==> run a <==
==> flow/design.v <==
module alu #(
	parameter DATA_WIDTH = 32,
	parameter INST_WIDTH = 4
)(
	input                   i_clk,
	input                   i_rst_n,
	input  [DATA_WIDTH-1:0] i_data_a,
	input  [DATA_WIDTH-1:0] i_data_b,
	input  [INST_WIDTH-1:0] i_inst,
	input                   i_valid,
	output [DATA_WIDTH-1:0] o_data,
	output                  o_overflow,
	output                  o_valid
);
	reg [DATA_WIDTH - 1:0] o_data_r, o_data_w;
	reg o_overflow_r, o_overflow_w;
	reg o_valid_r, o_valid_w;
	reg [2 * DATA_WIDTH - 1:0] o_mul_temp;
	integer i;
	assign o_data = o_data_r;
	assign o_overflow = o_overflow_r;
	assign o_valid = o_valid_r;
	always @(*) begin
		if (i_valid) begin
			case (i_inst)
				4'd0: begin
					o_data_w = i_data_a + i_data_b;
					if (i_data_a[DATA_WIDTH - 1] && i_data_b[DATA_WIDTH - 1] && ~o_data_w[DATA_WIDTH - 1]) begin
						o_overflow_w = 1;
					end
					else if (~i_data_a[DATA_WIDTH - 1] && ~i_data_b[DATA_WIDTH - 1] && o_data_w[DATA_WIDTH - 1]) begin
						o_overflow_w = 1;
					end
					else begin
						o_overflow_w = 0;
					end
					o_valid_w = 1;
				end
				4'd1: begin
					o_data_w = i_data_a - i_data_b;
					if (~i_data_a[DATA_WIDTH - 1] && i_data_b[DATA_WIDTH - 1] && o_data_w[DATA_WIDTH - 1]) begin
						o_overflow_w = 1;
					end
					else if (i_data_a[DATA_WIDTH - 1] && ~i_data_b[DATA_WIDTH - 1] && ~o_data_w[DATA_WIDTH - 1]) begin
						o_overflow_w = 1;
					end
					else begin
						o_overflow_w = 0;
					end
					o_valid_w = 1;
				end
				4'd2: begin
					o_data_w = i_data_a * i_data_b;
					if ((i_data_a[DATA_WIDTH - 1] == i_data_b[DATA_WIDTH - 1]) && o_data_w[DATA_WIDTH - 1]) begin
						o_overflow_w = 1;
					end
					else if ((i_data_a[DATA_WIDTH - 1] != i_data_b[DATA_WIDTH - 1]) && ~o_data_w[DATA_WIDTH - 1]) begin
						o_overflow_w = 1;
					end
					else begin
						o_overflow_w = 0;
					end
					o_valid_w = 1;
				end
				4'd3: begin
					if (~i_data_a[DATA_WIDTH - 1] && i_data_b[DATA_WIDTH - 1]) begin
						o_data_w = i_data_a;
					end
					else if (i_data_a[DATA_WIDTH - 1] && ~i_data_b[DATA_WIDTH - 1]) begin
						o_data_w = i_data_b;
					end
					else if (i_data_a > i_data_b) begin
						o_data_w = i_data_a;
					end
					else begin
						o_data_w = i_data_b;
					end
					o_overflow_w = 0;
					o_valid_w = 1;
				end
				4'd4: begin
					if (~i_data_a[DATA_WIDTH - 1] && i_data_b[DATA_WIDTH - 1]) begin
						o_data_w = i_data_b;
					end
					else if (i_data_a[DATA_WIDTH - 1] && ~i_data_b[DATA_WIDTH - 1]) begin
						o_data_w = i_data_a;
					end
					else if (i_data_a < i_data_b) begin
						o_data_w = i_data_a;
					end
					else begin
						o_data_w = i_data_b;
					end
					o_overflow_w = 0;
					o_valid_w = 1;
				end
				4'd5: begin
					{o_overflow_w, o_data_w} = i_data_a + i_data_b;
					o_valid_w = 1;
				end
				4'd6: begin
					o_data_w = i_data_a - i_data_b;
					if (i_data_a < i_data_b) begin
						o_overflow_w = 1;
					end
					else begin
						o_overflow_w = 0;
					end
					o_valid_w = 1;
				end
				4'd7: begin
					o_mul_temp = i_data_a * i_data_b;
					o_overflow_w = 0;
					for (i = DATA_WIDTH; i < 2 * DATA_WIDTH; i = i + 1) begin
						if (o_mul_temp[i]) begin
							o_overflow_w = 1;
						end
					end
					o_data_w = o_mul_temp[DATA_WIDTH - 1:0];
					o_valid_w = 1;
				end
				4'd8: begin
					if (i_data_a > i_data_b) begin
						o_data_w = i_data_a;
					end
					else begin
						o_data_w = i_data_b;
					end
					o_overflow_w = 0;
					o_valid_w = 1;
				end
				4'd9: begin
					if (i_data_a < i_data_b) begin
						o_data_w = i_data_a;
					end
					else begin
						o_data_w = i_data_b;
					end
					o_overflow_w = 0;
					o_valid_w = 1;
				end
				4'd10: begin
					o_data_w = i_data_a & i_data_b;
					o_overflow_w = 0;
					o_valid_w = 1;
				end
				4'd11: begin
					o_data_w = i_data_a | i_data_b;
					o_overflow_w = 0;
					o_valid_w = 1;
				end
				4'd12: begin
					o_data_w = (i_data_a & ~i_data_b) | (~i_data_a & i_data_b);
					o_overflow_w = 0;
					o_valid_w = 1;
				end
				4'd13: begin
					o_data_w = ~i_data_a;
					o_overflow_w = 0;
					o_valid_w = 1;
				end
				4'd14: begin
					for (i = 0; i < DATA_WIDTH; i = i + 1) begin
						o_data_w[i] = i_data_a[DATA_WIDTH - 1 - i];
					end
					o_overflow_w = 0;
					o_valid_w = 1;
				end
				default: begin
					o_overflow_w = 0;
					o_data_w = 0;
					o_valid_w = 1;
				end
			endcase
		end
		else begin
			o_overflow_w = 0;
			o_data_w = 0;
			o_valid_w = 0;
		end
	end
	always @(posedge i_clk or negedge i_rst_n) begin
		if (~i_rst_n) begin
			o_data_r <= 0;
			o_overflow_r <= 0;
			o_valid_r <= 0;
		end
		else begin
			o_data_r <= o_data_w;
			o_overflow_r <= o_overflow_w;
			o_valid_r <= o_valid_w;
		end
	end
endmodule
==> flow/run.sh <==
#!/bin/bash
# the make line also repeats each setting of config.mk as NAME=value (left out here)
make -C /OpenROAD-flow-scripts/flow DESIGN_CONFIG=/design/flow/config.mk WORK_HOME=/design/flow/orfs CLKGATE_MAP_FILE= finish
==> flow/config.mk <==
export PLATFORM = sky130hd
export DESIGN_NAME = alu
export DESIGN_NICKNAME = alu
export VERILOG_FILES = /design/flow/design.v
export SDC_FILE = /design/flow/constraint.sdc
export NUM_CORES = 4
export LEC_CHECK = 0
export CAP_MARGIN = 20
export CELL_PAD_IN_SITES_DETAIL_PLACEMENT = 2
export CORE_ASPECT_RATIO = 1.58
export CORE_MARGIN = 5
export CORE_UTILIZATION = 40
export GPL_ROUTABILITY_DRIVEN = 0
export GPL_TIMING_DRIVEN = 0
export HOLD_SLACK_MARGIN = 0.05
export SETUP_SLACK_MARGIN = 2.99
export SLEW_MARGIN = 20
==> flow/constraint.sdc <==
create_clock -name core_clock -period 12.0 [get_ports {i_clk}]
set_input_delay 2.4000 -clock core_clock [delete_from_list [all_inputs] [get_ports {i_clk}]]
set_output_delay 2.4000 -clock core_clock [all_outputs]
set_load 0.01 [all_outputs]
==> inputs of run b, as changes to run a <==
- CELL_PAD_IN_SITES_DETAIL_PLACEMENT: 2 -> default
- CORE_ASPECT_RATIO: 1.58 -> default
- CORE_MARGIN: 5 -> 2
- CORE_UTILIZATION: 40 -> 70
- CTS_CLUSTER_SIZE: default -> 24
- GPL_ROUTABILITY_DRIVEN: 0 -> default
- GPL_TIMING_DRIVEN: 0 -> default
- HOLD_SLACK_MARGIN: 0.05 -> default
- SETUP_SLACK_MARGIN: 2.99 -> default
- TNS_END_PERCENT: default -> 5
==> flow/constraint.sdc (replaced) <==
create_clock -name core_clock -period 9.73 [get_ports {i_clk}]
set_input_delay 1.9460 -clock core_clock [delete_from_list [all_inputs] [get_ports {i_clk}]]
set_output_delay 1.9460 -clock core_clock [all_outputs]
set_load 0.01 [all_outputs]
==> inputs of run c, as changes to run a <==
- CELL_PAD_IN_SITES_DETAIL_PLACEMENT: 2 -> default
- CORE_ASPECT_RATIO: 1.58 -> default
- CORE_MARGIN: 5 -> 2
- CORE_UTILIZATION: 40 -> 58
- GPL_ROUTABILITY_DRIVEN: 0 -> default
- GPL_TIMING_DRIVEN: 0 -> default
- HOLD_SLACK_MARGIN: 0.05 -> default
- SETUP_SLACK_MARGIN: 2.99 -> default
==> flow/constraint.sdc (replaced) <==
create_clock -name core_clock -period 6.47 [get_ports {i_clk}]
set_input_delay 1.2940 -clock core_clock [delete_from_list [all_inputs] [get_ports {i_clk}]]
set_output_delay 1.2940 -clock core_clock [all_outputs]
set_load 0.01 [all_outputs]
==> CHANGELOG.md <==
### Metrics

* FP Rows at 87
* Outcome: stopped before the end
* Chip Area at 0.0592 mm2
* Root Driver: clkbuf_16
* Pre-CTS setup slack at -1.11 ns
* First Error: [ERROR GRT-0116] Global routing finished with congestion. Check the congestion regions in the DRC Viewer.
* Post-DP Area at 0.0471 mm2
* EDFF count, synth at 0
* Die X-Extent at 243 um
* Initial core utilization at 71.0%
* Last stage: global routing (5_1_grt)
* Commonest cells in the netlist: inv_1 (967), nor2_1 (929), fa_1 (898)
* Dpl cells at 6213
* Placer congestion estimate at 1.16
* PortBufs at 104
* Yosys stat area at 0.0401 mm2
* HPWL after detailed placement at 145 mm
* Die Span Y at 243 um
# the run above: run b

==> CHANGELOG.md <==
### Metrics

* Outcome: stopped before the end
* Dpl cells at 6398
* Yosys stat area at 0.0401 mm2
* First Error: [ERROR DPL-0033] detailed placement checks failed during check placement.
* Die Span Y at 408 um
* Pre-CTS setup slack at -3.00 ns
* Last stage: clock tree synthesis (4_1_cts)
* Initial core utilization at 40.1%
* EDFF count, synth at 0
* Post-DP Area at 0.0438 mm2
# the run above: run a

==> CHANGELOG.md <==
## Implementation

* Layout Check Failures: negative setup slack
* Pre-CTS setup slack at -3.52 ns
* # setup viols final at 26
* Initial core utilization at 58.5%
* Final setup margin at -2.82 ns
* Placer congestion estimate at 1.07
* PortBufs at 104
* Chip Area at 0.0713 mm2
* FP Rows at 96
* Outcome: failed layout checks
# the run above: run c


========
==> job 3173 <==
Starts from the design.v that is shown in full above.
make LEC_CHECK=0 CAP_MARGIN=20 CORE_ASPECT_RATIO=1.58 CORE_MARGIN=2 CORE_UTILIZATION=40 GPL_TIMING_DRIVEN=0 SLEW_MARGIN=20 finish   # period 12.0 ns
run.sh (not shown) runs the stock make flow with config.mk's settings and CLKGATE_MAP_FILE=.
==> job 6667: changes against job 3173 <==
--- a/flow/config.mk
+++ b/flow/config.mk
@@ -8,6 +8,7 @@
 export CAP_MARGIN = 20
-export CORE_ASPECT_RATIO = 1.58
 export CORE_MARGIN = 2
-export CORE_UTILIZATION = 40
-export GPL_TIMING_DRIVEN = 0
+export CORE_UTILIZATION = 71
+export CTS_CLUSTER_DIAMETER = 381
+export CTS_CLUSTER_SIZE = 22
+export SETUP_SLACK_MARGIN = -0.73
 export SLEW_MARGIN = 20
==> flow/constraint.sdc (replaced) <==
create_clock -name core_clock -period 9.42 [get_ports {i_clk}]
set_input_delay 1.8840 -clock core_clock [delete_from_list [all_inputs] [get_ports {i_clk}]]
set_output_delay 1.8840 -clock core_clock [all_outputs]
set_load 0.01 [all_outputs]
==> impl_metrics.csv <==
group,metric,value,unit
placement,gp_congestion,1.156,
global_routing,met2_usage,92.77,%
floorplan,rows,87,
run_status,error,"[ERROR GRT-0116] Global routing finished with congestion. Check the congestion regions in the DRC Viewer.",
floorplan,floorplan.core_util,71.40,%
placement,pre_cts_slack,-1.808,ns
run_status,stop_stage,"global routing",
run_status,status,"did not finish",
[end of results for job 6667]
==> impl_metrics.csv <==
group,metric,value,unit
run_status,status,"finished with violations",
run_status,so_faults,"negative setup slack",
sta,fin_ws,-0.02503,ns
floorplan,floorplan.core_util,40.21,%
sta,setup_viol,1,
global_routing,grt.met3_usage,9.914,%
placement,gp_congestion,1.080,
sta,slew_headroom,11.42,%
placement,pre_cts_slack,-2.942,ns
global_routing,met2_usage,74.28,%
[end of results for job 3173]
